==> flow/design.v <==
`timescale 1ns / 1ps
module frequency_divider
    # ( parameter
        freq = 1000
    )
    (
        input  wire clk100MHz,  
        input  wire rst,        
        output reg  clk_div,    
        output wire tick        
    );
    localparam LOOP_COUNTER_AT = 100_000_000 / freq / 2 ;
    reg [clog2(LOOP_COUNTER_AT)-1:0] count;
    always @( posedge(clk100MHz) )
    begin
        if(rst)
        begin : counter_reset
            count   <= 0;
            clk_div <= 1'b0;
        end
        else
        begin : counter_operate
            if (count == (LOOP_COUNTER_AT - 1))
            begin : counter_loop
                count   <= 0;
                clk_div <= ~clk_div;
            end
            else
            begin : counter_increment
                count   <= count + 1;
                clk_div <= clk_div;
            end
        end
    end
    assign tick = (count == (LOOP_COUNTER_AT - 1)) && !clk_div;
    function integer clog2(input integer number);
        begin
            clog2 = 0;
            while (number)
            begin
                clog2  = clog2 + 1;
                number = number >> 1;
            end
        end
    endfunction
endmodule
`timescale 1ns / 1ps
module clock_managment_unit(
    input wire clk,
    input wire rst,
    output wire clk_100MHz,
    output wire clk_40MHz,
    output wire clk_1KHz,
    output wire tick_40MHz,   
    output wire tick_1KHz     
    );
    frequency_divider 
    #(
        .freq(1000000)   
    )    
    my_1K_divider(
        .clk100MHz(clk),
        .rst(rst),
        .clk_div(clk_1KHz),
        .tick(tick_1KHz)
    );
    frequency_divider 
    #(
        .freq(40000000)
    )    
    my_40M_divider(
        .clk100MHz(clk),
        .rst(rst),
        .clk_div(clk_40MHz),
        .tick(tick_40MHz)
    );
     assign clk_100MHz =clk;
endmodule
`timescale 1ns / 1ps
module sensor_handler(
    input wire clk,
    input wire rst,
    input wire [3:0] sensors,
    output reg [10:0] position
    );
reg [10:0] position_nxt;
always @(posedge clk) begin
    if(rst)
        position <= 0;
    else 
        position <= position_nxt;
end
always @(*) begin
    case(sensors)
    4'b1001:    position_nxt = 500;
    4'b0111:    position_nxt = 1000;
    4'b0011:    position_nxt = 750;
    4'b1110:    position_nxt = 1;
    4'b1100:    position_nxt = 250;
    4'b1011:    position_nxt = 625;
    4'b1101:    position_nxt = 375;
    4'b0001:    position_nxt = 666;
    4'b1000:    position_nxt = 333;
    default:    position_nxt = 1023;    
endcase
end
endmodule
`timescale 1ns / 1ps
module pid(
    input wire clk,
    input wire en,   
    input wire rst,
    input wire [10:0] position,
    input wire kp_sw, ki_sw, kd_sw,  
    output reg [10:0] pid_output
    );
reg signed [10:0] error, error_nxt, error_sum, error_sum_nxt, error_dif, error_dif_nxt, error_prev;
reg signed [12:0] p, p_nxt, i, i_nxt, d, d_nxt;
reg signed [10:0] output_loaded_nxt, output_buf, output_buf_nxt;
localparam  
    K_P      = 1,
    K_P_DEN  = 2,
    K_I      = 5,
    K_I_DEN  = 100,
    K_D      = 1,
    K_D_DEN  = 200,
    TIME_DIV = 100;
always @(posedge clk) begin
    if(rst) begin
        error         <= 0;
        error_sum     <= 0;
        error_dif     <= 0;
        error_prev    <= 0;
        p             <= 0;
        i             <= 0;
        d             <= 0;
        output_buf    <= 0;
        pid_output    <= 0;
    end
    else if(en) begin 
        error         <= error_nxt;
        error_sum     <= error_sum_nxt;
        error_dif     <= error_dif_nxt;
        error_prev    <= error;
        p             <= p_nxt;
        i             <= i_nxt;
        d             <= d_nxt;
        output_buf    <= output_buf_nxt;
        pid_output    <= output_loaded_nxt;
    end
end
always @(*) begin
    error_nxt = 500 - position;
    error_sum_nxt = (error == 0) ? 0 : (error_sum + error);
    error_dif_nxt = error - error_prev;
    p_nxt = kp_sw ? (K_P * error)/K_P_DEN : 0;
    i_nxt = ki_sw ? (K_I * error_sum)/(TIME_DIV * K_I_DEN) : 0;
    d_nxt = kd_sw ? (K_D * error_dif * TIME_DIV)/K_D_DEN : 0;
    output_buf_nxt = p + i + d + 500;
    if(output_buf < 0) output_loaded_nxt = 0;
    else if(output_buf > 1000) output_loaded_nxt = 0;
    else output_loaded_nxt = output_buf;
end
endmodule
`timescale 1ns / 1ps
module servo_handler(
    input  wire clk,
    input  wire en,   
    input  wire rst,
    input  wire [10:0] pid_output,
    output reg  [7:0] servo_l,
    output reg  [7:0] servo_r
    );
reg [7:0] servo_l_nxt;
reg [7:0] servo_r_nxt;
reg [3:0] state,state_nxt;
reg [20:0] counter,counter_nxt;
reg [10:0] pid_buf;
localparam        
    idle              = 3'b000,
    turn_left         = 3'b001,
    turn_right        = 3'b010,
    stop              = 3'b111,
    servo_l_on        = 8'd157,
    servo_r_on        = 8'd137,
    servo_off         = 1'd0;
always @(posedge clk) begin
    if(rst) begin
        servo_l <=0;
        servo_r <=0;
        state   <=0;
        counter <=0;
        pid_buf <=0;
    end
    else if(en) begin
        servo_l <= servo_l_nxt;
        servo_r <= servo_r_nxt;
        state   <= state_nxt;
        counter <= counter_nxt;
        pid_buf <= pid_output;
    end
end
always @(*) begin
    servo_l_nxt = 0;
    servo_r_nxt = 0;
    counter_nxt = 0;
    case (state)
        idle: begin 
            counter_nxt=0;          
            if(pid_buf == 239) begin
                state_nxt =stop;
            end
            else if(pid_buf > 500) begin
                state_nxt=turn_left;
            end  
            else if(pid_buf < 500) begin
                state_nxt=turn_right;
            end
            else begin
                state_nxt=idle;
                servo_l_nxt = servo_l_on;
                servo_r_nxt = servo_r_on; 
            end    
        end      
        turn_right: begin
            counter_nxt=counter+1;
            servo_l_nxt = servo_l_on;
            servo_r_nxt =servo_off;
            if(counter >= pid_buf)
                state_nxt=idle;
            else
                state_nxt=turn_right;
        end
        turn_left: begin
            counter_nxt=counter+1;
            servo_l_nxt = servo_off;
            servo_r_nxt =servo_r_on;
            if(pid_buf < 500 || counter >= pid_buf - 500)
                state_nxt=idle;
            else
                state_nxt=turn_left;
        end
        stop: begin
            servo_l_nxt = servo_off;
            servo_r_nxt =servo_off;
            if(pid_buf == 239)
                state_nxt =stop;
            else 
                state_nxt=idle;
        end     
        default: state_nxt=idle;        
    endcase    
end
endmodule
`timescale 1ns / 1ps
module servo_to_PWM(
   input wire clk,
   input wire rst,
   input wire [7:0] servo_L,
   input wire [7:0] servo_R,
   output reg PWM_L,
   output reg PWM_R
   );
reg PWM_L_nxt;
reg PWM_R_nxt;
reg [19:0] counter,counter_nxt;
reg [20:0] servo_l_mul,servo_r_mul;
reg [7:0] servo_L_buf, servo_R_buf;
always@ (posedge clk) begin
   if(rst) begin
      counter <=0;
      PWM_L   <=0;
      PWM_R   <=0;
   end
   else begin
      counter <=counter_nxt;
      PWM_L   <=PWM_L_nxt;
      PWM_R   <=PWM_R_nxt;
   end
end 
always @* begin
   servo_l_mul =servo_L *1000;
   servo_r_mul =servo_R *1000;
   counter_nxt = counter+1;
   if(counter > 1000000) begin
      counter_nxt=0;
   end
   if(counter > servo_l_mul) begin
      PWM_L_nxt=0;
   end
   else begin
      PWM_L_nxt =1;
   end
   if(counter >servo_r_mul) begin
      PWM_R_nxt=0;
   end
   else begin
      PWM_R_nxt =1;
   end
end 
endmodule
`timescale 1ns / 1ps
module main(
    input wire clk,
    input wire rst,
    input wire [3:0] sensor,
    input wire [2:0] sw,
    output wire [1:0] servo
    );
wire [7:0] Servo_R;
wire [7:0] Servo_L;
wire clk_40MHz;
wire clk_1KHz;
wire clk_100MHz;
wire tick_40MHz;
wire tick_1KHz;
wire [10:0] pid_output, position;
servo_handler my_servo (
    .clk(clk_100MHz),
    .en(tick_1KHz),
    .rst(rst),
    .servo_l(Servo_L),
    .servo_r(Servo_R),
    .pid_output(pid_output)
);       
servo_to_PWM my_PWM(
    .clk(clk_100MHz),
    .rst(rst),
    .servo_L(Servo_L),
    .servo_R(Servo_R),
    .PWM_L(servo[0]),
    .PWM_R(servo[1])
);
clock_managment_unit my_clk(
.clk(clk),
.rst(rst),
.clk_100MHz(clk_100MHz),
.clk_40MHz(clk_40MHz),
.clk_1KHz(clk_1KHz),
.tick_40MHz(tick_40MHz),
.tick_1KHz(tick_1KHz)
);
pid my_pid(
    .kp_sw(sw[0]),
    .ki_sw(sw[1]),
    .kd_sw(sw[2]),
    .clk(clk_100MHz),
    .en(tick_40MHz),
    .rst(rst),
    .position(position),
    .pid_output(pid_output)
);
sensor_handler my_sensors(
    .clk(clk_100MHz),
    .rst(rst),
    .sensors(sensor),
    .position(position)
);
endmodule
==> flow/run.sh <==
#!/bin/bash
# the make line also repeats each setting of config.mk as NAME=value (left out here)
make -C /OpenROAD-flow-scripts/flow DESIGN_CONFIG=/design/flow/config.mk WORK_HOME=/design/flow/orfs CLKGATE_MAP_FILE= finish
==> flow/config.mk <==
export PLATFORM = sky130hd
export DESIGN_NAME = main
export DESIGN_NICKNAME = main
export VERILOG_FILES = /design/flow/design.v
export SDC_FILE = /design/flow/constraint.sdc
export NUM_CORES = 4
export LEC_CHECK = 0
export ABC_AREA = 1
export CAP_MARGIN = 35
export CORE_ASPECT_RATIO = 0.92
export CORE_MARGIN = 2
export CORE_UTILIZATION = 72
export CTS_CLUSTER_DIAMETER = 130
export HOLD_SLACK_MARGIN = -0.0
export MAX_ROUTING_LAYER = met5
export PLACE_DENSITY_LB_ADDON = 0.01
export SETUP_SLACK_MARGIN = 1.21
export SLEW_MARGIN = 20
export TNS_END_PERCENT = 55
==> flow/constraint.sdc <==
create_clock -name core_clock -period 9.86 [get_ports {clk}]
set_input_delay 1.9720 -clock core_clock [delete_from_list [all_inputs] [get_ports {clk}]]
set_output_delay 1.9720 -clock core_clock [all_outputs]
set_load 0.01 [all_outputs]
==> summary.txt, run 1 <==
Main metrics from the flow reports.

The cell area that synthesis handed to floorplanning was around 16000 µm². After detailed placement, the design holds a cell count of roughly 3000. The area enclosed by the die boundary is 23600 µm². The xor/xnor cell area share of the yosys netlist came out at approximately 5.2%. The residual overflow from global routing came out at slightly below 500. The maximum root-to-sink buffer count came out at 2. Multiplexer cells account for 0% of the synthesized area. The count of buffers inserted at the top-level ports is 10. In this run, the synthesized area fraction spent on and/or/nand/nor cells is recorded as between 30% and 40%. The net count entering floorplan is approximately 2600.

The yosys-reported design area after synthesis is approximately 16000 µm². The and-or/or-and share of the synthesized area came out at between 10% and 20%. The clock sink count came out at 176.

The most used standard cell by instance count after synthesis is nand2_1. The number of flops mapped to enable cells by yosys is 0. The post-synthesis async set-or-reset flop share is 0%. According to the I/O placement log, the pin count is 11. In this run the biggest area consumer among cell types represents 21.8% of the synthesized area. The fraction of the core area occupied by cells at floorplan came out at 73.3%. CTS placed an instance of clkbuf_16 at the clock tree root.

The pre-CTS worst setup slack came out at -1190 ps. The run stopped with a tool error. The post-detailed-placement cell area came out at around 19000 µm². According to the floorplan report, the die width is between 150 and 200 µm.

The first error in the log reads "[ERROR GRT-0232] Routing congestion too high. Check the congestion heatmap in the GUI". The die height is ~150 µm. The number of synthesized register bits came out at ~180. The sequential area share after synthesis is 21.8%. The number of cell instances after yosys synthesis came out at around 2400. The synthesis report lists the most area-consuming cells as dfxtp_1 (22%), nand2_1 (13%), ha_1 (12%). Among the non-sequential cells, simple AND/OR/NAND/NOR gates take the most area. The all-layer global routing usage came out at 80.5%. The flow stopped in global routing.

The HPWL after detailed placement is roughly 34000 µm. The site row count is 52. For reference, full adder, half adder and majority cells occupy between 10% and 20% of the area reported after synthesis. The predominant post-synthesis flop cell is dfxtp_1. The final weighted congestion recorded by global placement is 0.927. The dominant cell type by area after synthesis is dfxtp_1. The H-tree generated during clock tree synthesis spans 4 levels. The synthesized netlist contains 67 unique library cells. The number of instances in the synthesized netlist came out at ~2400. For reference, the top cells by count after synthesis are nand2_1 (542), inv_1 (351), nor2_1 (223).

The core area is between 20000 and 25000 µm². The number of synthesis warnings came out at 6. The number of buffers inserted during clock tree synthesis came out at 17.

The average instance area after synthesis came out at 6.60 µm².
## routing by layer
layer	GRT overflow	GRT usage (%)
met3	6	56.5
met5	3	15.9
met1	0	78.2
met4	152	90.6
met2	324	104
## metrics by stage
| step | hold slack (ps) |
|---|---|
| detailed placement | 451 |
| global placement | 435 |
| CTS | 468 |
| floorplan | 429 |
## what timing repair did
item                                    CTS
hold buffers                              0
gates cloned                              7
endpoints found under the setup margin   11
resized                                 174
buffers inserted                         45
pin swaps                                95
==> run 2, diff against run 1 <==
Settings changed: CAP_MARGIN 35 to 20, CORE_ASPECT_RATIO 0.92 to not set, CORE_UTILIZATION 72 to 40, CTS_CLUSTER_DIAMETER 130 to 257, CTS_CLUSTER_SIZE set to 100, GPL_ROUTABILITY_DRIVEN set to 0, HOLD_SLACK_MARGIN -0.0 to not set, MAX_ROUTING_LAYER met5 to not set, PLACE_DENSITY_LB_ADDON 0.01 to not set, SETUP_SLACK_MARGIN 1.21 to not set, TNS_END_PERCENT 55 to 20.
Clock period 9.86 ns to 14.0 ns, I/O delays scaled along.
==> summary.txt, run 2 <==
Results of the implementation run.

The run finished with no timing, DRC or antenna violations. The startpoint identified for the worst register-to-register timing path is my_pid.error_dif[1]. The starting DRC count in detailed routing is between 700 and 800. The mux cell area share after synthesis is 0%.

The final-report max-slew violation count is 0. The sequential area share after synthesis is a little over a fifth. The residual overflow from global routing is 0. The maximum root-to-sink buffer count is 2. The number of optimization iterations in the first detailed-route pass came out at 7. The buffering stage count on the worst path with inverters included is 10. The final setup violation count is 0. As reported, the later end of the worst-skew pair has a clock insertion delay of between 400 and 500 ps.

The number of flops mapped to enable cells by yosys is 0. After clock tree synthesis, the clock-pin slew on the worst setup and hold paths is approximately 70 ps. Post-synth the commonest register cell is dfxtp_1. Nets still carrying antenna violations after routing amount to 0. The number of failing hold endpoints at the final stage is 0. The total negative slack for setup checks came out at 0 ps. The path length in cells of the critical path is ~88. The max-slew check reports its worst relative slack as between 30 and 40%. The number of violations of the max-capacitance limit came out at 0. The HPWL after detailed placement is ~30000 µm. The final route contains between 15000 and 20000 vias. The and-or/or-and share of the synthesized area is a little over an eighth. The final setup skew came out at ~5.3 ps.

The core area came out at around 40000 µm². Per the hold report, the tightest min-delay path originates at my_pid.i[2]. The critical path's slowest stage uses the library cell fa_1. The synthesized netlist has a Yosys-reported chip area of approximately 16000 µm². The gate-level netlist out of Yosys references between 60 and 70 unique cell types. The number of cells on the worst reg-to-reg path came out at between 80 and 90. The final routed wire length divided by cell count is 12.8 µm.

The number of buffers inserted during clock tree synthesis is 17. The OpenROAD report gives the critical path a data arrival time of 12940 ps.

The area overhead of the layout relative to synthesis is 7.77%. The die height is 205 µm. The total number of H-tree levels came out at 4. The summed instance area of the synthesized netlist is ~16000 µm². The initial antenna violation count came to 0. The transition time recorded at the tightest slew-check pin is between 900 and 1000 ps.

OpenROAD emitted warnings numbering 43. The post-synthesis share of cell area spent on full adders, half adders and majority gates is 15.0%. For reference, the placement row count at floorplan is 73. For this run, the number of Yosys warnings is 6. The area enclosed by the die boundary is 41900 µm². The via count of the first global-routing pass is between 10000 and 15000. Sorting the synthesized cells by area gives the leading types as dfxtp_1 (22%), nand2_1 (13%), ha_1 (12%). The root buffer cell chosen for the clock tree is clkbuf_16. The post-synthesis async set-or-reset flop share is 0%. The shortest clock period the worst path allows after layout is approximately 13000 ps. The number of instances in the synthesized netlist is around 2400. Looking at the hold checks, the worst path lands on my_pid.i[2]. The pin count of the biggest net entering global routing came out at 87.

The number of synthesized register bits is 176. According to the finish report, the design has a final net count of around 2600. The timing-limited maximum frequency came out at about 80 MHz. The startpoint-to-endpoint class of the critical path is reg -> reg. Wires add up to approximately 38000 µm. The flop-to-flop setup slack came out at around 1400 ps. The xor/xnor cell area share of the yosys netlist is around 5.2%.

The hold-critical path depth is 2. Per STA, the endpoint of the critical path is my_pid.d[8]. The average instance area after synthesis came out at between 6 and 7 µm².

The terminus of the critical flop-to-flop path is my_pid.d[8]. TritonCTS built the clock tree. Setup repair after global routing left no endpoint under its margin. The clock sink count is ~180. STA classifies the critical path endpoint as a flop. After synthesis, the largest family of logic cells by area is simple AND/OR/NAND/NOR gates. The net count after synthesis is 2633. The synthesized-area fraction occupied by and/or/nand/nor cells is between 30% and 40%.

The horizontal die size came out at 205 µm. The highest net fanout along the worst path came out at 18. The wire length of the first global-routing pass is ~65000 µm. The count of buffers inserted at the top-level ports came out at 10. Note that the worst hold path type here is reg -> reg. Among all cell types in the netlist, the one instantiated most often is nand2_1. The all-layer global routing usage came out at a little under a fifth. The most used cell along the critical path is nand2_1.

Of all cell types, the one taking the most synthesized area is dfxtp_1. For this run, design rule violations remaining after detail routing come to 0.

The required time at the worst endpoint is listed as between 10000 and 15000 ps. Yosys reports that the most numerous cell types are nand2_1 (542), inv_1 (351), nor2_1 (223). The total antenna diodes in the routed design is 0. OpenSTA lists the critical path startpoint as my_pid.error_dif[1].

The fraction of the core area occupied by cells at floorplan is 40.6%. The delay contributed by the slowest stage of the critical path came out at between 500 and 600 ps. The number of hold-repair buffers added at the cts stage came out at 0. The boundary pin count is 11. Among cell families on the critical path, the largest total delay comes from simple AND/OR/NAND/NOR gates. The post-route fraction of the period consumed by the critical path is between 80% and 90%.

The number of cell instances after yosys synthesis came out at about 2400. The share of Yosys cell area claimed by the top area cell type came out at between 20% and 30%. STA classifies the critical path startpoint as a flop. The ratio of routed vias to standard cells came out at 5.09.
-- run 2: per-layer routing --
metal / global-route usage, % / routed length (µm) / part of all wire, % / vias up
li1: - / - / - / 7942
met5: 0 / 0 / 0 / -
met2: 31.7 / 17800 / 47 / 202
met3: 2.02 / 1020 / 2.7 / 43
met1: 24.4 / 18700 / 49 / 6909
met4: 4.89 / 556 / 1.5 / 0
-- run 2: stage by stage --
stage                     instance area [µm²]  hold slack, ps  setup WS, ps  utilization [%]  cells
final                                   17400             464          1430             43.7   2968
after detailed placement                16600             454           876             41.9   2932
after floorplan                         16100             429          3190                -   2444
after CTS                               17300             467           821             43.5   2963
after global placement                  16600             443          1350             41.9   2932
after global routing                    17400             484          58.2             43.7   2968
-- run 2: layout make-up --
class / count / area, µm²
fill: 4120 / 22400
inverter: 379 / 1420
clock inverter: 13 / 211
tap: 525 / 657
clock buffer: 18 / 429
timing repair buffer: 21 / 178
multi-input combinational: 1836 / 11000
sequential: 176 / 3530
-- run 2: repair_timing --
item	CTS	global route
setup buffers	0	5
gates resized	0	14
endpoints found under the hold margin	0	0
endpoints found under the setup margin	0	4
==> run 3, diff against run 2 <==
Settings changed: CORE_UTILIZATION 40 to 72, CTS_CLUSTER_DIAMETER 257 to 336, CTS_CLUSTER_SIZE 100 to 98, GPL_ROUTABILITY_DRIVEN 0 to not set, PLACE_DENSITY_LB_ADDON set to 0.06, SETUP_SLACK_MARGIN set to 2.15, TNS_END_PERCENT 20 to not set.
Clock period 14.0 ns to 7.84 ns, I/O delays scaled along.
==> summary.txt, run 3 <==
Main metrics from the flow reports.

The number of synthesis warnings came out at 6. Per the TritonCTS log, the buffer count is 17. Across every metal layer, demand over resource in global routing totals 102%. The yosys-reported design area after synthesis is 16100 µm².

The total overflow left after global routing is 2543. The most used flip-flop cell after synthesis is dfxtp_1. The mux cell area share after synthesis came out at 0%.

The number of flops mapped to enable cells by yosys came out at 0. The cell area that synthesis handed to floorplanning was 16100 µm². By count the netlist is led by nand2_1 (542), inv_1 (351), nor2_1 (223). The boundary pin count came out at 11. The post-synthesis share of cell area spent on full adders, half adders and majority gates came out at ~15%. After synthesis, flip-flops and latches occupy 21.8% of the total area. The xor/xnor cell area share of the yosys netlist came out at 5.21%. The clock sink count came out at roughly 180. The and-or/or-and share of the synthesized area came out at 13.0%. The number of synthesized register bits is about 180. The count of buffers added on input and output ports is 10. Per the post-synthesis stats, the area per cell is 6.60 µm². The number of cell instances after yosys synthesis is about 2400. Per the OpenROAD floorplan log, the width of the die is between 150 and 200 µm. The HPWL after detailed placement came out at ~35000 µm. The net count entering floorplan came out at around 2600. By instance count, the leading cell after synthesis is nand2_1.

The core area is 21900 µm². The dominant kind of combinational cell is simple AND/OR/NAND/NOR gates. The maximum root-to-sink buffer count came out at 2. In this run, the synthesized area fraction spent on and/or/nand/nor cells is recorded as between 30% and 40%. The main area contributors are dfxtp_1 (22%), nand2_1 (13%), ha_1 (12%). The site row count is around 54. The stage at which the run stopped is global routing. The total number of H-tree levels came out at 4. The fraction of the core area occupied by cells at floorplan is between 70% and 80%. The share of Yosys cell area claimed by the top area cell type came out at 21.8%. The dominant cell type by area after synthesis is dfxtp_1. After synthesis, the share of flip-flops with an asynchronous set or reset is 0%. The flow did not finish. The distinct cell type count after synthesis is between 60 and 70. The tool reported: "[ERROR GRT-0232] Routing congestion too high. Check the congestion heatmap in the GUI". The area enclosed by the die boundary came out at between 20000 and 25000 µm².

The tree is rooted in a clkbuf_16. The die height is 154 µm. The number of instances in the synthesized netlist came out at approximately 2400. The weighted congestion at the end of routability-driven global placement came out at between 0.9 and 1.
[run 3: layer usage]
metal	GRT overflow	global-route usage [%]
met1	23	89.6
met3	18	71.6
met4	485	116
met5	3	32.5
met2	2014	141
[run 3: timing repair]
action,4_1_cts
setup buffers,33
pin swaps,66
resized,145
endpoints found under the setup margin,11
cloned,11
hold buffers,0
[run 3: per-stage QoR]
stage	area, µm²	util (%)	hold slack, ps	setup slack [ps]	std cells
2_1_floorplan	16400	-	429	-2500	2444
3_3_place_gp	18700	85.5	445	-2730	2969
3_5_place_dp	18700	85.5	444	-3160	2969
4_1_cts	20300	92.6	469	-2700	3045
==> run 4, diff against run 3 <==
Settings changed: CTS_CLUSTER_DIAMETER 336 to not set, CTS_CLUSTER_SIZE 98 to 79, PLACE_DENSITY_LB_ADDON 0.06 to 0.04, SETUP_SLACK_MARGIN 2.15 to 2.96, TNS_END_PERCENT set to 70.
Clock period 7.84 ns to 9.99 ns, I/O delays scaled along.
==> summary.txt, run 4 <==
Main metrics from the flow reports.

The yosys-reported design area after synthesis is approximately 16000 µm². The weighted congestion at the end of routability-driven global placement came out at ~0.94. The die height came out at ~150 µm. The maximum root-to-sink buffer count is 2. The core region is 21900 µm².

In this run the biggest area consumer among cell types represents ~22% of the synthesized area. The tree is rooted in a clkbuf_16. The synthesized-area fraction occupied by and/or/nand/nor cells came out at about a third. The clock sink count is about 180. The boundary pin count is 11.

The post-synthesis share of cell area spent on full adders, half adders and majority gates is 15.0%. The sequential area share after synthesis is 21.8%. The tool reported: "[ERROR DPL-0038] Utilization greater than 100%, impossible to legalize". In this run the cell area measured after placement is 18600 µm². The number of flops mapped to enable cells by yosys came out at 0. The flow did not finish. The mux cell area share after synthesis is 0%. dfxtp_1 takes more of the synthesized area than any other cell. The net count entering floorplan came out at around 2600.

The clock tree synthesis step divided the H-tree into 4 levels. Dividing the synthesized area by the synthesized cell count gives 6.60 µm². The initialized floorplan defines approximately 54 standard-cell rows. The cell count after placement is slightly below 3000.

The commonest cells after synthesis are nand2_1 (542), inv_1 (351), nor2_1 (223). After synthesis, the cell types taking the most area are dfxtp_1 (22%), nand2_1 (13%), ha_1 (12%). The number of synthesized register bits is approximately 180. The area enclosed by the die boundary came out at about 24000 µm². The horizontal die size came out at 154 µm.

The count of buffers inserted at the top-level ports is 10. The synthesis report gives the async set-or-reset register share as 0%. The number of instances in the synthesized netlist came out at 2444.

The xor/xnor cell area share of the yosys netlist came out at between 5 and 6%. The number of synthesis warnings is 6. Before placement the cells fill 73.7% of the core. The summed instance area of the synthesized netlist came out at 16100 µm². The predominant post-synthesis flop cell is dfxtp_1.

The number of buffers inserted during clock tree synthesis came out at 17. The flow stopped in global routing. The HPWL after detailed placement is 33400 µm. The synthesized netlist devotes 13.0% of its cell area to compound gates.

The distinct cell type count after synthesis came out at around 67. After synthesis, the largest family of logic cells by area is simple AND/OR/NAND/NOR gates. The number of cell instances after yosys synthesis came out at approximately 2400. The most frequently used library cell after synthesis is nand2_1.
-- run 4: metrics by stage --
step / TNS [ps] / setup slack (ps)
CTS: -3900 / -584
detailed placement: -7650 / -1100
global placement: -2640 / -571
floorplan: -757 / -352
-- run 4: timing repair --
action | CTS
endpoints found under the hold margin | 0
cloned | 11
hold buffers | 0
pin swaps | 108
gates resized | 193
buffers inserted | 75
setup endpoints to repair | 11
==> run 5, diff against run 4 <==
Settings changed: CAP_MARGIN 20 to 35, CORE_ASPECT_RATIO set to 0.92, CTS_CLUSTER_DIAMETER set to 130, CTS_CLUSTER_SIZE 79 to not set, HOLD_SLACK_MARGIN set to -0.0, MAX_ROUTING_LAYER set to met4, PLACE_DENSITY_LB_ADDON 0.04 to 0.01, SETUP_SLACK_MARGIN 2.96 to -0.51, TNS_END_PERCENT 70 to 55.
Clock period 9.99 ns to 9.91 ns, I/O delays scaled along.
==> summary.txt, run 5 <==
Main metrics from the flow reports.

Per the synthesis report, the AND-OR/OR-AND share of the synthesized area is 13.0%. After floorplanning, the core was sized to cover 22000 µm². Per the post-place timing report, worst setup slack is -1330 ps. Yosys printed 6 warnings.

Sorting the Yosys area breakdown by cell type puts at the top dfxtp_1. Synthesis handed over a netlist of 2444 instances. The number of hold-repair buffers added at the cts stage came out at 0.

The post-synthesis async set-or-reset flop share came out at 0%. Buffers inserted during clock tree synthesis total 17. The weighted congestion at the end of routability-driven global placement came out at a little over 0.9. The run stopped with a tool error.

The maximum root-to-sink buffer count came out at 2. The number of cell instances after yosys synthesis is 2444. The mux cell area share after synthesis came out at 0%. The synthesized-area fraction occupied by and/or/nand/nor cells is 34.2%. The initialized floorplan defines around 52 standard-cell rows. The all-layer global routing usage came out at 84.0%.

By count the netlist is led by nand2_1 (542), inv_1 (351), nor2_1 (223). Clock tree synthesis selected as its root buffer the cell clkbuf_16. The number of different library cells used by synthesis comes to 67. By instance count, the leading cell after synthesis is nand2_1.

Before placement the cells fill 73.3% of the core. After Yosys synthesis, full adders, half adders and majority gates account for between 10% and 20% of the synthesized area. The clock sink count came out at approximately 180. After synthesis, flip-flops and latches occupy approximately 22% of the total area. The net count entering floorplan came out at approximately 2600. The count of buffers inserted at the top-level ports is 10. The number of synthesized register bits came out at 176. The tool reported: "[ERROR GRT-0232] Routing congestion too high. Check the congestion heatmap in the GUI". Per the synthesis report, the XOR/XNOR share of the synthesized area is approximately 5.2%. The average instance area after synthesis is 6.60 µm².

In this run the cell area of the synthesized design comes to approximately 16000 µm². The wire-length estimate of the detail-placed layout is roughly 34000 µm. The predominant post-synthesis flop cell is dfxtp_1.

By area the synthesized netlist is led by dfxtp_1 (22%), nand2_1 (13%), ha_1 (12%). In this run, placement finished with an instance count of 2970. The post-placement cell area is ~18000 µm². After synthesis, the largest area contributor takes up around 22% of total cell area. The total number of H-tree levels came out at 4. Grouping non-sequential cells by family puts the most area in simple AND/OR/NAND/NOR gates. The die height came out at roughly 150 µm. The area enclosed by the die boundary came out at between 20000 and 25000 µm². The flow stopped in global routing.

The number of flops mapped to enable cells by yosys is 0. The residual overflow from global routing is about 240. The yosys-reported design area after synthesis came out at roughly 16000 µm². The horizontal die size is approximately 160 µm. The boundary pin count is 11.
-- run 5: layer usage --
| metal | GRT usage (%) | overflow |
|---|---|---|
| met5 | - | - |
| met4 | 86.7 | 80 |
| met2 | 100 | 156 |
| met3 | 66.4 | 4 |
| met1 | 80.9 | 4 |
-- run 5: repair_timing --
| item | 4_1_cts |
|---|---|
| pin swaps | 52 |
| setup endpoints to repair | 11 |
| gates resized | 105 |
| buffers inserted | 29 |
| cloned | 5 |
-- run 5: stage by stage --
stage               util (%)
global placement        83.9
CTS                     89.8
floorplan                  -
detailed placement      83.9
==> run 6, diff against run 5 <==
Settings changed: ABC_AREA 1 to not set, CAP_MARGIN 35 to 0, CORE_ASPECT_RATIO 0.92 to 0.8, CORE_UTILIZATION 72 to 71, CTS_CLUSTER_DIAMETER 130 to 244, HOLD_SLACK_MARGIN -0.0 to 0.29, MAX_ROUTING_LAYER met4 to met5, PLACE_DENSITY set to 0.64, PLACE_DENSITY_LB_ADDON 0.01 to not set, SETUP_SLACK_MARGIN -0.51 to 3.12.
Clock period 9.91 ns to 8.59 ns, I/O delays scaled along.
==> summary.txt, run 6 <==
Main metrics from the flow reports.

For this design, the sink count on the clock tree is approximately 180. The number of hold-repair buffers added at the cts stage is 0. The synthesized netlist has a Yosys-reported chip area of between 15000 and 20000 µm². The chip occupies between 20000 and 25000 µm². Yosys attributes the largest share of cell area to dfxtp_1 (21%), ha_1 (12%), xnor2_1 (5.4%). The dominant kind of combinational cell is AND-OR/OR-AND gates. The buffer type at the clock tree root is clkbuf_16. The core area came out at around 23000 µm². The flow did not finish. The site row count came out at about 50. The post-synthesis async set-or-reset flop share is 0%. The most used flip-flop cell after synthesis is dfxtp_1. The total number of H-tree levels is 4. The boundary pin count came out at 11.

The synth_stat.txt file lists the number of cells as 2101. The horizontal die size came out at about 170 µm. From bottom edge to top edge, the die measures between 100 and 150 µm. The synthesis run shows the most used standard cells to be nand2_1 (212), nor2_1 (208), dfxtp_1 (176).

The mux cell area share after synthesis came out at ~1.9%. The number of synthesis warnings came out at 6. For this run the top cell type by instance count after synthesis was nand2_1.

The cell-mix breakdown from Yosys lists the compound-gate area share as a little over a quarter. The synthesized design contains roughly 180 register bits. The all-layer global routing usage came out at 114%.

The first error in the log reads "[ERROR GRT-0232] Routing congestion too high. Check the congestion heatmap in the GUI". According to the logs, the last stage reached was global routing. Port buffering added 10 buffers. The post-detailed-placement cell area is 19900 µm². The number of flops mapped to enable cells by yosys is 0. The maximum root-to-sink buffer count is 2.

Note, the detailed placer reported a final HPWL of ~38000 µm. The share of Yosys cell area claimed by the top area cell type came out at 21.3%. Summed over all instances, the cell type with the most area after synthesis is dfxtp_1. The average instance area after synthesis came out at ~7.9 µm². The fraction of the core area occupied by cells at floorplan came out at around three quarters. The distinct cell type count after synthesis is approximately 120. The weighted congestion at the end of routability-driven global placement came out at between 0.9 and 1. Per Yosys stat, the portion of area used by sequential elements is 21.3%.

The total overflow left after global routing is ~4300. Per the synthesis report, the XOR/XNOR share of the synthesized area is 9.25%. The post-synthesis share of cell area spent on full adders, half adders and majority gates is between 10% and 20%. The number of nets handed over by synthesis was around 2300.

The summed instance area of the synthesized netlist came out at between 15000 and 20000 µm². The number of buffers inserted during clock tree synthesis is 17. The cell count after placement came out at around 2700. The pre-CTS worst setup slack came out at -3460 ps. The synthesized-area fraction occupied by and/or/nand/nor cells is 21.8%. The number of instances in the synthesized netlist is 2101.
## run 6: repair_timing
action,CTS
setup buffers,33
gates cloned,0
pin swaps,50
endpoints found under the setup margin,11
resized,90
## run 6: routing by layer
metal	overflow	track usage (%)
met1	32	92.9
met2	3511	172
met3	29	76.4
met4	708	125
met5	7	41.7
==> run 7, diff against run 6 <==
Settings changed: CAP_MARGIN 0 to 35, HOLD_SLACK_MARGIN 0.29 to -0.0.
Clock period 8.59 ns to 10.7 ns, I/O delays scaled along.
==> summary.txt, run 7 <==
Main metrics from the flow reports.

The number of flops mapped to enable cells by yosys came out at 0. The most frequently used library cell after synthesis is nand2_1. The residual overflow from global routing is 73.

The sequential area share after synthesis is a little over a fifth. The xor/xnor cell area share of the yosys netlist came out at under 10%. The report puts the hold buffer count at CTS at 0. The total number of H-tree levels is 4. The first error in the log reads "[ERROR GRT-0116] Global routing finished with congestion. Check the congestion regions in the DRC Viewer". The distinct cell type count after synthesis is ~120. In the synthesized netlist the dominant register cell turns out to be dfxtp_1. The post-synthesis share of cell area spent on full adders, half adders and majority gates came out at between 10% and 20%. The horizontal die size came out at about 170 µm. The main area contributors are dfxtp_1 (21%), ha_1 (12%), xnor2_1 (5.4%). The net count entering floorplan is 2290. The and-or/or-and share of the synthesized area is between 20% and 30%.

The summed instance area of the synthesized netlist came out at roughly 17000 µm². The maximum root-to-sink buffer count is 2. In the floorplan report the effective utilization is 73.0%. The stage at which the run stopped is global routing.

For this design, the sink count on the clock tree is 176. The site row count is 49. The buffer_ports step reported a buffer count of 10.

The die height came out at approximately 140 µm. The average instance area after synthesis is about 8 µm². The number of clock buffers added by TritonCTS is 17.

The area enclosed by the die boundary is 24600 µm². The commonest cells after synthesis are nand2_1 (212), nor2_1 (208), dfxtp_1 (176). The HPWL after detailed placement is about 40000 µm.

The share of Yosys cell area claimed by the top area cell type is 21.3%. Grouping non-sequential cells by family puts the most area in AND-OR/OR-AND gates. Per the CTS log, the root buffer master is clkbuf_16. The yosys-reported design area after synthesis is between 15000 and 20000 µm².

The number of synthesis warnings is 6. The cell count after placement came out at between 2000 and 3000. The post-synthesis async set-or-reset flop share is 0%. During I/O placement, the number of pins put on the boundary was 11. The number of instances in the synthesized netlist is roughly 2100.

The weighted congestion at the end of routability-driven global placement came out at around 0.95. The synthesized-area fraction occupied by and/or/nand/nor cells came out at a little over a fifth. The mux cell area share after synthesis came out at approximately 1.9%. The core area came out at roughly 23000 µm². The number of synthesized register bits is roughly 180. The run stopped with a tool error. The number of cell instances after yosys synthesis is 2101. Sorting the Yosys area breakdown by cell type puts at the top dfxtp_1. Global routing used 77.2% of the available tracks across all layers.
==> run 7: what timing repair did <==
action,4_1_cts
setup buffers,58
setup endpoints to repair,11
resized,156
pin swaps,80
==> run 7: through the flow <==
step,utilization (%),setup slack (ps),instance area (µm²)
2_1_floorplan,-,-806,16800
3_3_place_gp,88.0,-961,20000
3_5_place_dp,88.0,-1480,20000
4_1_cts,95.8,-1030,21700
==> run 7: metal layers <==
| metal | GRT usage [%] | GRT overflow |
|---|---|---|
| met1 | 79.2 | 0 |
| met2 | 95.7 | 37 |
| met3 | 57.1 | 1 |
| met4 | 79.5 | 35 |
| met5 | 14.3 | 0 |
==> run 8, diff against run 7 <==
Settings changed: ABC_AREA set to 1, CAP_MARGIN 35 to 20, CORE_ASPECT_RATIO 0.8 to not set, CORE_UTILIZATION 71 to 72, CTS_CLUSTER_DIAMETER 244 to not set, HOLD_SLACK_MARGIN -0.0 to not set, MAX_ROUTING_LAYER met5 to not set, PLACE_DENSITY 0.64 to not set, PLACE_DENSITY_LB_ADDON set to 0.03, SETUP_SLACK_MARGIN 3.12 to not set, TNS_END_PERCENT 55 to not set.
Clock period 10.7 ns to 11.4 ns, I/O delays scaled along.
==> summary.txt, run 8 <==
Results of the implementation run.

The dominant kind of combinational cell is simple AND/OR/NAND/NOR gates. The number of nets handed over by synthesis was ~2600. The launch point of the worst hold path is my_pid.pid_output[2].

The number of buffers inserted during clock tree synthesis is 17. The predominant post-synthesis flop cell is dfxtp_1. The post-synthesis share of cell area spent on full adders, half adders and majority gates came out at around 15%. By count the netlist is led by nand2_1 (542), inv_1 (351), nor2_1 (223).

The number of optimization iterations in the first detailed-route pass came out at 6. The final-report max-slew violation count is 0. The via total after detailed routing came out at 17717. The slew of the pin with the lowest slew margin came out at ~1000 ps. Per the skew report, the later register of the worst-skew pair sees a clock latency of 450 ps. Before CTS, the worst setup slack after placement is -581 ps.

The startpoint-to-endpoint class of the critical path is reg -> reg. The critical path arrival is around 12000 ps. The area overhead of the layout relative to synthesis is 19.0%. The path length in cells of the critical path is a little over 80. The tightest min-delay check is of the reg -> reg type. The wire length of the first global-routing pass came out at 68100 µm.

The number of instances in the synthesized netlist is 2444. Max fanout on the critical path was recorded as 8. The number of failing hold endpoints at the final stage is 0. The yosys-reported design area after synthesis came out at ~16000 µm².

The distinct cell type count after synthesis is about 67. The synthesized-area fraction occupied by and/or/nand/nor cells is 34.2%. The timing-limited maximum frequency is 83.0 MHz. TritonCTS built the clock tree. The average instance area after synthesis came out at about 6.6 µm². The number of synthesis warnings is 6. The post-route fraction of the period consumed by the critical path is 106%.

The all-layer global routing usage is ~34%. For this run, the final setup violation count is recorded as 8. In the global route stage, met3 resource usage came out at between 3 and 4%. The number of cells on the worst reg-to-reg path is just over 80.

The flop-to-flop setup slack is -650 ps. The launch instance of the worst register-to-register path is my_pid.error_dif[1]. On the critical path, the stage with the largest delay is an instance of fa_1. In the routed design, unresolved DRC markers number 0. The OpenROAD warning count came out at 44. Across the routed clock network, the largest skew measured is approximately 18 ps. The number of cell instances after yosys synthesis is 2444. By area the synthesized netlist is led by dfxtp_1 (22%), nand2_1 (13%), ha_1 (12%). The sequential area share after synthesis came out at a little over a fifth. The launch point of the critical path was reported as my_pid.error_dif[1].

The clock sink count came out at 176. The horizontal die dimension reported for this design is 154 µm. The area enclosed by the die boundary is ~24000 µm².

The global routing usage on met2 is about three fifths. Measured along the y axis, the die boundary spans 154 µm. In the global route stage, met1 resource usage came out at about two fifths.

The startpoint type of the worst setup path is a flop. nand2_1 is the most common cell in the netlist. Entering global routing, the biggest net connects 87 pins. The final routed wire length divided by cell count is between 15 and 20 µm. Setup repair after global routing could not meet its margin everywhere. The core area came out at between 20000 and 25000 µm². The mapped netlist covers between 15000 and 20000 µm². The share of the core filled with cells in the final layout came out at 87.6%. Summing the areas of all xor and xnor instances in the mapped netlist gives roughly 5.2% of the synthesized area. The capture point of the worst register-to-register path is recorded as my_pid.d[8]. The count of filler cells inserted in the layout came out at 1204.

The global routing stage identified its most utilized layer as met2. The number of violations of the max-capacitance limit is 0. The boundary pin count is 11. Grouping stages by cell kind, the critical path spends the most delay in simple AND/OR/NAND/NOR gates. Yosys reported that registers with async set or reset make up 0%.

Excluding fillers, the count of instances in the completed layout stands at 2855. The ratio of routed vias to standard cells came out at ~6.2. The HPWL after detailed placement came out at a little over 30000 µm. The weighted congestion at the end of routability-driven global placement is 0.933. The critical path in the final layout is reported with a setup slack of -653 ps. The hold-critical path depth is 2. The initial antenna violation count came out at 0. The share of Yosys cell area claimed by the top area cell type came out at 21.8%. The number of synthesized register bits is around 180. Looking at the clock tree report, the maximum root-to-sink buffer count equals 2.

The residual overflow from global routing came out at 0. Looking at the hold checks, the worst path lands on my_servo.pid_buf[2]. The total antenna diodes in the routed design came out at 0.

Of all cell types, the one taking the most synthesized area is dfxtp_1. The total number of H-tree levels is 4. The delay contributed by the slowest stage of the critical path is about 580 ps. The and-or/or-and share of the synthesized area came out at approximately an eighth. The number of nets in the finished design is 2751. The layout checks failed on setup timing. The shortest clock period the worst path allows after layout is between 10000 and 15000 ps. The site row count came out at 54.

The run finished, with violations left. Once detail routing completed, the nets flagged for antenna violations numbered 0. The starting DRC count in detailed routing came out at roughly 1900. In this run the worst setup path terminates at my_pid.d[8]. The clock input transition at the sequential cells of the worst setup and hold paths is around 80 ps.

The detailed router reported a total wirelength of a little under 50000 µm. The mux cell area share after synthesis is 0%. Once placement completed, the tool counted placed cells totaling between 2000 and 3000. The script reports the combined buffer and inverter count of the critical path as 12. The fraction of the core area occupied by cells at floorplan is 73.7%.

CTS placed an instance of clkbuf_16 at the clock tree root. The relative slew slack came out at 34.3%. Yosys mapped a number of flops with a built-in enable equal to 0. The via count of the first global-routing pass was between 15000 and 20000. The worst setup path is captured at a flop. The count of buffers inserted at the top-level ports came out at 10.

The most numerous cell type found on the critical path is nand2_2. Summed over all failing endpoints, the final setup total negative slack is -2490 ps. The required time reported for the critical path endpoint came out at approximately 12000 ps.
-- run 8: area by class of cell --
cell class / count / area, µm² / area share [%]
multi-input combinational: 1845 / 12100 / 63.1
inverter: 379 / 1440 / 7.49
clock inverter: 14 / 171 / 0.893
timing repair buffer: 143 / 1160 / 6.06
clock buffer: 18 / 429 / 2.24
sequential: 176 / 3530 / 18.4
tap: 280 / 350 / 1.83
-- run 8: repair_timing --
| item | 4_1_cts | 5_1_grt |
|---|---|---|
| hold buffers | 0 | 0 |
| setup endpoints to repair | 4 | 11 |
| resized | 38 | 251 |
| gates cloned | 2 | 7 |
| pin swaps | 13 | 103 |
| setup buffers | 9 | 53 |
-- run 8: per-stage QoR --
| step | hold WS [ps] | area (µm²) |
|---|---|---|
| after floorplan | 429 | 16100 |
| after global placement | 437 | 16800 |
| after detailed placement | 440 | 16800 |
| after CTS | 461 | 17700 |
| after global routing | 474 | 19200 |
| final | 459 | 19200 |
-- run 8: per-layer routing --
layer	part of all wire, %	vias up	routed length, µm
met5	0	-	0
met1	37	8164	18300
li1	-	8223	-
met4	6.3	0	3080
met2	49	1004	24300
met3	7.2	326	3550
==> run 9, diff against run 8 <==
Settings changed: CAP_MARGIN 20 to 25, CORE_ASPECT_RATIO set to 1.8, CORE_MARGIN 2 to 7, CORE_UTILIZATION 72 to 42, CTS_CLUSTER_DIAMETER set to 95, CTS_CLUSTER_SIZE set to 53, GPL_ROUTABILITY_DRIVEN set to 0, MAX_ROUTING_LAYER set to met4, MIN_ROUTING_LAYER set to met1, PLACE_DENSITY_LB_ADDON 0.03 to 0.04, SETUP_SLACK_MARGIN set to 0.98, SLEW_MARGIN 20 to 15, TNS_END_PERCENT set to 70.
Clock period 11.4 ns to 14.0 ns, I/O delays scaled along.
==> summary.txt, run 9 <==
Results of the implementation run.

For reference, the top cells by area after synthesis are dfxtp_1 (22%), nand2_1 (13%), ha_1 (12%). Per STA, the highest per-stage delay on the worst path measures roughly 520 ps. The share of the core filled with cells in the final layout came out at 46.5%.

The fraction of the core area occupied by cells at floorplan came out at a little over two fifths. The number of instances in the synthesized netlist came out at 2444. The total number of H-tree levels came out at 4. STA classifies the critical path endpoint as a flop. The buffer type at the clock tree root is clkbuf_16. The maximum root-to-sink buffer count is 2. The total antenna diodes in the routed design is 0. Setup slack on the worst reg-to-reg path comes out at just over 2000 ps.

The hold-critical path depth is 2. The path length in cells of the critical path is 87. For this run, the leading register cell type out of synthesis is dfxtp_1. The horizontal die size is around 160 µm. The clock input transition at the sequential cells of the worst setup and hold paths came out at approximately 70 ps.

The number of cells on the worst reg-to-reg path is about 87. Per STA, the library cell used most along the worst path is nand2_1. After floorplanning, the core was divided into between 90 and 100 placement rows. In the routed design, unresolved DRC markers number 0. The initial antenna violation count is 0. The count of buffers inserted at the top-level ports came out at 10. Summing every instance area after synthesis gives approximately 16000 µm². Per the post-synthesis report, the nets total roughly 2600. Hold analysis lists the worst path endpoint as my_servo.pid_buf[5]. The and-or/or-and share of the synthesized area came out at a little over an eighth.

Entering global routing, the biggest net connects ~63 pins. The number of hold-repair buffers added at the cts stage is 0.

The xor/xnor cell area share of the yosys netlist is 5.21%. The via count of the first global-routing pass came out at around 15000. The post-detailed-placement cell area came out at ~17000 µm². The die height came out at 277 µm.

The dominant kind of combinational cell is simple AND/OR/NAND/NOR gates. STA classifies the critical path startpoint as a flop. The final-report max-slew violation count came out at 0.

Looking at hold timing, the worst path starts from my_pid.pid_output[5]. For this block, the initial DRC count from the detailed router was around 520. The worst hold path belongs to the class reg -> reg.

The chip occupies between 40000 and 50000 µm². The number of synthesized register bits is around 180. The distinct cell type count after synthesis is about 67. The post-route fraction of the period consumed by the critical path came out at between 80% and 90%. The finished cells cover between 15000 and 20000 µm². The HPWL after detailed placement is around 34000 µm. Looking at the critical path, the highest net fanout was 18. The total wire length after detailed routing came out at 42600 µm. Of the post-synthesis cell area, the dominant cell type holds a little over a fifth.

The number of buffers inserted during clock tree synthesis came out at 17. At the worst endpoint, the arrival time is approximately 12000 ps. The number of cell instances after yosys synthesis came out at 2444.

The ratio of routed vias to standard cells came out at roughly 5.2. The slew of the pin with the lowest slew margin came out at between 900 and 1000 ps. The floorplan report gives the top-level pin count as 11. The synthesized design spends more area on one cell type than any other, namely dfxtp_1. The final timing report counts setup violations totalling 0.

The required time reported for the critical path endpoint is ~14000 ps. The cell-mix breakdown from Yosys lists the adder-cell area share as ~15%. The number of failing hold endpoints at the final stage came out at 0. The via total after detailed routing is around 15000. The all-layer global routing usage is roughly 19%. The detail route stage leaves a number of antenna-violating nets equal to 0. Looking at the reg2reg group, the worst path ends at my_pid.d[8]. The clock sink count came out at roughly 180.

The kind of cell with the highest combined delay along the critical path is simple AND/OR/NAND/NOR gates. The skew report gives the latency at the later pin of the worst-skew pair as ~460 ps. The first global-routing pass estimated ~69000 µm of wire. The run reported a max-capacitance violation count of 0. Yosys mapped a number of flops with a built-in enable equal to 0.

The final routed wire length divided by cell count is roughly 14 µm. The post-synthesis async set-or-reset flop share is 0%. The sequential area share after synthesis is between 20% and 30%. Before antenna repair, the detailed router went through 5 iterations. The shortest clock period the worst path allows after layout came out at about 12000 ps.

The mux cell area share after synthesis is 0%. The OpenROAD warning count came out at 43. For this run, the number of Yosys warnings is 6. In this run the worst setup path begins at my_pid.error_dif[1]. The synthesized-area fraction occupied by and/or/nand/nor cells came out at ~34%. After synthesis, the most frequently instantiated cells are nand2_1 (542), inv_1 (351), nor2_1 (223).

The max-slew check reports its worst relative slack as 35.5%. The average instance area after synthesis is ~6.6 µm². The cell with the largest stage delay on the worst path is fa_2.

The core area came out at 38000 µm². The critical path ends at my_pid.d[8]. The number of nets in the finished design is about 2600. The critical path contains buffers and inverters numbering 8 combined.

Looking at the reg2reg group, the worst path starts from my_pid.error_dif[1]. Sorting the synthesis cell report by count puts at the top nand2_1. The run finished with no timing, DRC or antenna violations. TritonCTS built the clock tree. Setup repair after global routing left no endpoint under its margin.

The residual overflow from global routing came out at 0.

The yosys-reported design area after synthesis is roughly 16000 µm². The area overhead of the layout relative to synthesis came out at 9.47%. The total negative slack for setup checks is 0 ps. Timing would allow up to about 84 MHz.

The final setup skew is roughly 12 ps. The startpoint-to-endpoint class of the critical path is reg -> reg.
[run 9: repair_timing]
item / in CTS / in global routing
endpoints found under the setup margin: 3 / 11
gates cloned: 0 / 2
resized: 6 / 62
buffers inserted: 0 / 19
pin swaps: 0 / 22
[run 9: metrics by stage]
stage,hold slack (ps),worst slack [ps],std cells
after CTS,459,1040,2929
after floorplan,429,3190,2444
after global routing,482,875,2951
after detailed placement,444,769,2898
final,456,2050,2951
after global placement,441,1160,2898
[run 9: area by class of cell]
| class | count | area [µm²] |
|---|---|---|
| clock buffer | 17 | 425 |
| clock inverter | 14 | 164 |
| fill | 4074 | 20300 |
| inverter | 379 | 1430 |
| multi-input combinational | 1838 | 11200 |
| sequential | 176 | 3540 |
| tap | 490 | 613 |
| timing repair buffer | 37 | 308 |
[run 9: per-layer routing]
layer  GRT usage [%]  vias up  routed length (µm)  part of all wire, %
met3            2.02       81                 725                  1.7
met1            17.5     7039               15800                   37
met4            7.80        0                1500                  3.5
met2            39.4      203               24600                   58
met5               -        -                   0                    0
li1                -     7990                   -                    -
==> run 10, diff against run 9 <==
Settings changed: CAP_MARGIN 25 to 20, CORE_ASPECT_RATIO 1.8 to not set, CORE_MARGIN 7 to 2, CORE_UTILIZATION 42 to 72, CTS_CLUSTER_DIAMETER 95 to 352, CTS_CLUSTER_SIZE 53 to 99, GPL_ROUTABILITY_DRIVEN 0 to not set, MAX_ROUTING_LAYER met4 to not set, MIN_ROUTING_LAYER met1 to not set, PLACE_DENSITY_LB_ADDON 0.04 to not set, SETUP_SLACK_MARGIN 0.98 to not set, SLEW_MARGIN 15 to 20, TNS_END_PERCENT 70 to 10.
Clock period 14.0 ns to 7.54 ns, I/O delays scaled along.
==> summary.txt, run 10 <==
Results of the implementation run.

The final routed wire length divided by cell count came out at between 15 and 20 µm. The sequential area share after synthesis came out at between 20% and 30%.

The finished layout holds between 3000 and 4000 standard cells, fillers aside. The initial antenna violation count is 0. The area overhead of the layout relative to synthesis is 24.8%. The critical path arrival came out at between 10000 and 15000 ps.

The flow ran to the end, but the layout failed its checks. The cell count after placement came out at 2961. In this run the most critical hold path is launched from my_clk.my_1K_divider.clk_div.

The horizontal die size is 154 µm. After legalization and detailed placement, the total HPWL measured ~34000 µm. The number of failing hold endpoints at the final stage is 0. Per the timing report, the most critical flop-to-flop path originates at my_pid.error_dif[0]. Per STA, the endpoint of the critical path is my_pid.d[8]. The via count of the first global-routing pass came out at about 18000. The mux cell area share after synthesis is 0%. The required time reported for the critical path endpoint is between 7000 and 8000 ps. The cell-mix breakdown from Yosys lists the adder-cell area share as between 10% and 20%. The finished design was reported to have a net count of 2921. The number of cells on the worst reg-to-reg path is 84. The synthesized netlist has a Yosys-reported chip area of approximately 16000 µm². The slew of the pin with the lowest slew margin is about 1200 ps. The worst setup path is captured at a flop. The final setup skew came out at roughly 9 ps. Setup repair after global routing could not meet its margin everywhere. The fraction of the core area occupied by cells at floorplan came out at between 70% and 80%.

The delay contributed by the slowest stage of the critical path is around 610 ps. Of the total synthesized cell area, the portion taken by XOR and XNOR cells is roughly 5.2%.

The number of instances in the synthesized netlist came out at around 2400. The first global-routing pass estimated between 80000 and 90000 µm of wire.

The synthesis run shows the most used standard cells to be nand2_1 (542), inv_1 (351), nor2_1 (223). Per the CTS log, the root buffer master is clkbuf_16. Measured along the y axis, the die boundary spans between 150 and 200 µm.

The post-synthesis async set-or-reset flop share is 0%. The and-or/or-and share of the synthesized area came out at 13.0%. The slowest stage of the critical path is the fa_2 cell. Synthesis produced a netlist with a net count of 2633. By area the synthesized netlist is led by dfxtp_1 (22%), nand2_1 (13%), ha_1 (12%).

The total DRC errors in the routed layout came out at 0. The total antenna diodes in the routed design is 0. According to the floorplan report, the placeable core area is around 22000 µm². Per the CTS log, the maximum H-tree level is 4. On the critical path the largest part of the delay comes from simple AND/OR/NAND/NOR gates. The ratio of routed vias to standard cells came out at around 6.5. Wires add up to 58500 µm. The site row count came out at ~54. The count of buffers inserted at the top-level ports came out at 10.

For reference, the most critical setup path is categorized as reg -> reg. The violated checks flagged are setup timing. The shortest clock period the worst path allows after layout came out at 12050 ps. The final-report max-slew violation count is 0. During I/O placement, the number of pins put on the boundary was 11. Entering global routing, the biggest net connects about 89 pins.

After synthesis, the largest area contributor takes up between 20% and 30% of total cell area. The average instance area after synthesis came out at 6.60 µm². The clock input transition at the sequential cells of the worst setup and hold paths came out at approximately 70 ps. The total negative slack for setup checks came out at -43840 ps. The highest net fanout along the worst path came out at 10. The synthesis report names the predominant flop master as dfxtp_1.

The count of nets left with antenna violations after detail routing is 0. The buffering stage count on the worst path with inverters included came out at 13. The flop-to-flop setup slack came out at -4510 ps.

The via total after detailed routing is a little under 20000. The number of buffers inserted during clock tree synthesis is 17. All stages included, the depth of the critical timing path comes to around 84.

The number of cell instances after yosys synthesis came out at around 2400. Summed over all routing layers, the global router reports a total usage of slightly above 40%. Sorting the synthesis cell report by count puts at the top nand2_1. The share of the core filled with cells in the final layout came out at around 92%.

In this run the worst setup path begins at my_pid.error_dif[0]. The starting DRC count in detailed routing is ~3000. The insertion delay to the later sink of the worst-skew pair is ~450 ps. Per the CTS log, the buffer count on the longest clock path is 2. STA classifies the critical path startpoint as a flop.

The number of violations of the max-capacitance limit came out at 0. Summed over all instances, the cell type with the most area after synthesis is dfxtp_1. The synthesis stat section lists a flop and latch total of 176. OpenROAD emitted warnings numbering around 49. The relative slew slack came out at a little under a fifth. Checking hold timing, the worst path is listed with class reg -> reg. In this run the full chip footprint comes out at between 20000 and 25000 µm². The timing-limited maximum frequency is around 83 MHz.

The clock sink count is ~180. The synthesized-area fraction occupied by and/or/nand/nor cells is ~34%. By instance count, the cell type seen most on the critical path is nand2_1.

The number of synthesis warnings is 6. The residual overflow from global routing is 0. The summed instance area of the synthesized netlist came out at roughly 16000 µm².

The number of optimization iterations in the first detailed-route pass came out at 19. The weighted congestion at the end of routability-driven global placement is 0.913. In the hold timing report, the worst path depth is 2. Yosys mapped the design onto between 60 and 70 distinct sky130hd cell types. After layout, the worst setup slack is -4510 ps.

The worst min-delay path endpoint is my_clk.my_1K_divider.clk_div. The number of flops mapped to enable cells by yosys is 0. The final setup violation count is 11.

In the synthesized netlist, the dominant kind of combinational cell is simple AND/OR/NAND/NOR gates. After layout, the worst path uses 160% of the clock period. TritonCTS built the clock tree. The worst register-to-register path ends at my_pid.d[8].
## run 10: repair_timing
action	CTS	global route
hold buffers	0	0
resized	40	140
gates cloned	2	2
pin swaps	17	71
buffers inserted	10	18
endpoints found under the setup margin	11	11
## run 10: per-layer routing
layer | vias to the layer above | global-route usage [%] | part of all wire, %
met5 | - | 0 | 0
li1 | 8564 | - | -
met1 | 8788 | 48.3 | 34
met3 | 547 | 7.41 | 12
met4 | 0 | 17.6 | 7.6
met2 | 1738 | 70.7 | 46
## run 10: cell type report
type	instances	area [µm²]
fill	891	1760
clock buffer	20	447
sequential	176	3540
tap	280	350
inverter	379	1430
clock inverter	12	183
timing repair buffer	318	2420
multi-input combinational	1840	11800
## run 10: per-stage QoR
stage / setup WS (ps) / instance area (µm²) / hold WS [ps]
2_1_floorplan: -2920 / 16200 / 429
3_3_place_gp: -3160 / 18500 / 439
3_5_place_dp: -3790 / 18500 / 443
4_1_cts: -3300 / 19400 / 466
5_1_grt: -5190 / 20100 / 488
6_report: -4510 / 20100 / 469
==> run 11, diff against run 10 <==
Settings changed: CAP_MARGIN 20 to 35, CORE_ASPECT_RATIO set to 1.55, CTS_CLUSTER_DIAMETER 352 to 130, CTS_CLUSTER_SIZE 99 to not set, HOLD_SLACK_MARGIN set to -0.0, MAX_ROUTING_LAYER set to met5, PLACE_DENSITY_LB_ADDON set to 0.05, SETUP_SLACK_MARGIN set to -0.51, TNS_END_PERCENT 10 to 55.
Clock period 7.54 ns to 10.4 ns, I/O delays scaled along.
==> summary.txt, run 11 <==
Main metrics from the flow reports.

The run stopped with a tool error. According to the logs, the last stage reached was global routing. The first error in the log reads "[ERROR GRT-0232] Routing congestion too high. Check the congestion heatmap in the GUI". The distinct cell type count after synthesis is about 67.

The and-or/or-and share of the synthesized area is a little over an eighth. Global routing finished with a remaining overflow of about 90. The synthesized netlist devotes 34.2% of its cell area to simple gates.

The die height came out at 190 µm. The count of buffers inserted at the top-level ports is 10. In the post-synthesis netlist, the biggest area contributors are dfxtp_1 (22%), nand2_1 (13%), ha_1 (12%). The number of synthesis warnings came out at 6. CTS placed an instance of clkbuf_16 at the clock tree root.

The net count entering floorplan came out at about 2600. The xor/xnor cell area share of the yosys netlist came out at between 5 and 6%. The number of flops mapped to enable cells by yosys is 0.

The summed instance area of the synthesized netlist came out at around 16000 µm². The number of buffers inserted during clock tree synthesis came out at 17. The synthesized design spends more area on one cell type than any other, namely dfxtp_1.

The all-layer global routing usage came out at 67.8%. No sink is reached through more buffers than the 2 on the longest clock path. The yosys-reported design area after synthesis is 16100 µm². Detailed placement finished with a half-perimeter wire length of approximately 32000 µm.

The horizontal die size came out at around 120 µm. The mux cell area share after synthesis is 0%. The most frequently used library cell after synthesis is nand2_1. The area enclosed by the die boundary came out at ~24000 µm². Grouping non-sequential cells by family puts the most area in simple AND/OR/NAND/NOR gates.

In this run, post-CTS hold repair placed 0 buffers. The clock H-tree reported by CTS has 4 levels. 11 I/O pins were placed. The post-synthesis share of cell area spent on full adders, half adders and majority gates is about 15%. The synthesis report names the predominant flop master as dfxtp_1. The number of instances in the synthesized netlist came out at about 2400. The post-placement cell area is between 15000 and 20000 µm². The weighted congestion at the end of routability-driven global placement came out at roughly 0.94.

Per Yosys stat, the portion of area used by sequential elements is between 20% and 30%. Synthesis inferred between 150 and 200 register bits. For this design, the sink count on the clock tree is around 180. The fraction of the core area occupied by cells at floorplan is between 70 and 80%. After synthesis, the share of flip-flops with an asynchronous set or reset is 0%.

The commonest cells after synthesis are nand2_1 (542), inv_1 (351), nor2_1 (223). The core area came out at around 22000 µm². The share of Yosys cell area claimed by the top area cell type came out at approximately 22%. The site row count is 68. The average instance area after synthesis came out at about 6.6 µm². The synthesized netlist was found by Yosys to have around 2400 cells.
==> run 11: what timing repair did <==
| action | 4_1_cts |
|---|---|
| pin swaps | 22 |
| setup buffers | 12 |
| cloned | 4 |
| setup endpoints to repair | 8 |
| gates resized | 53 |
==> run 11: stage by stage <==
| stage | worst slack (ps) | instances |
|---|---|---|
| 2_1_floorplan | -408 | 2444 |
| 3_3_place_gp | -614 | 2943 |
| 3_5_place_dp | -1170 | 2943 |
| 4_1_cts | -542 | 2990 |
==> run 11: per-layer routing <==
metal / GRT overflow / global-route usage, %
met1: 2 / 63.7
met2: 44 / 94.6
met3: 1 / 39.6
met4: 43 / 79.4
met5: 0 / 3.15
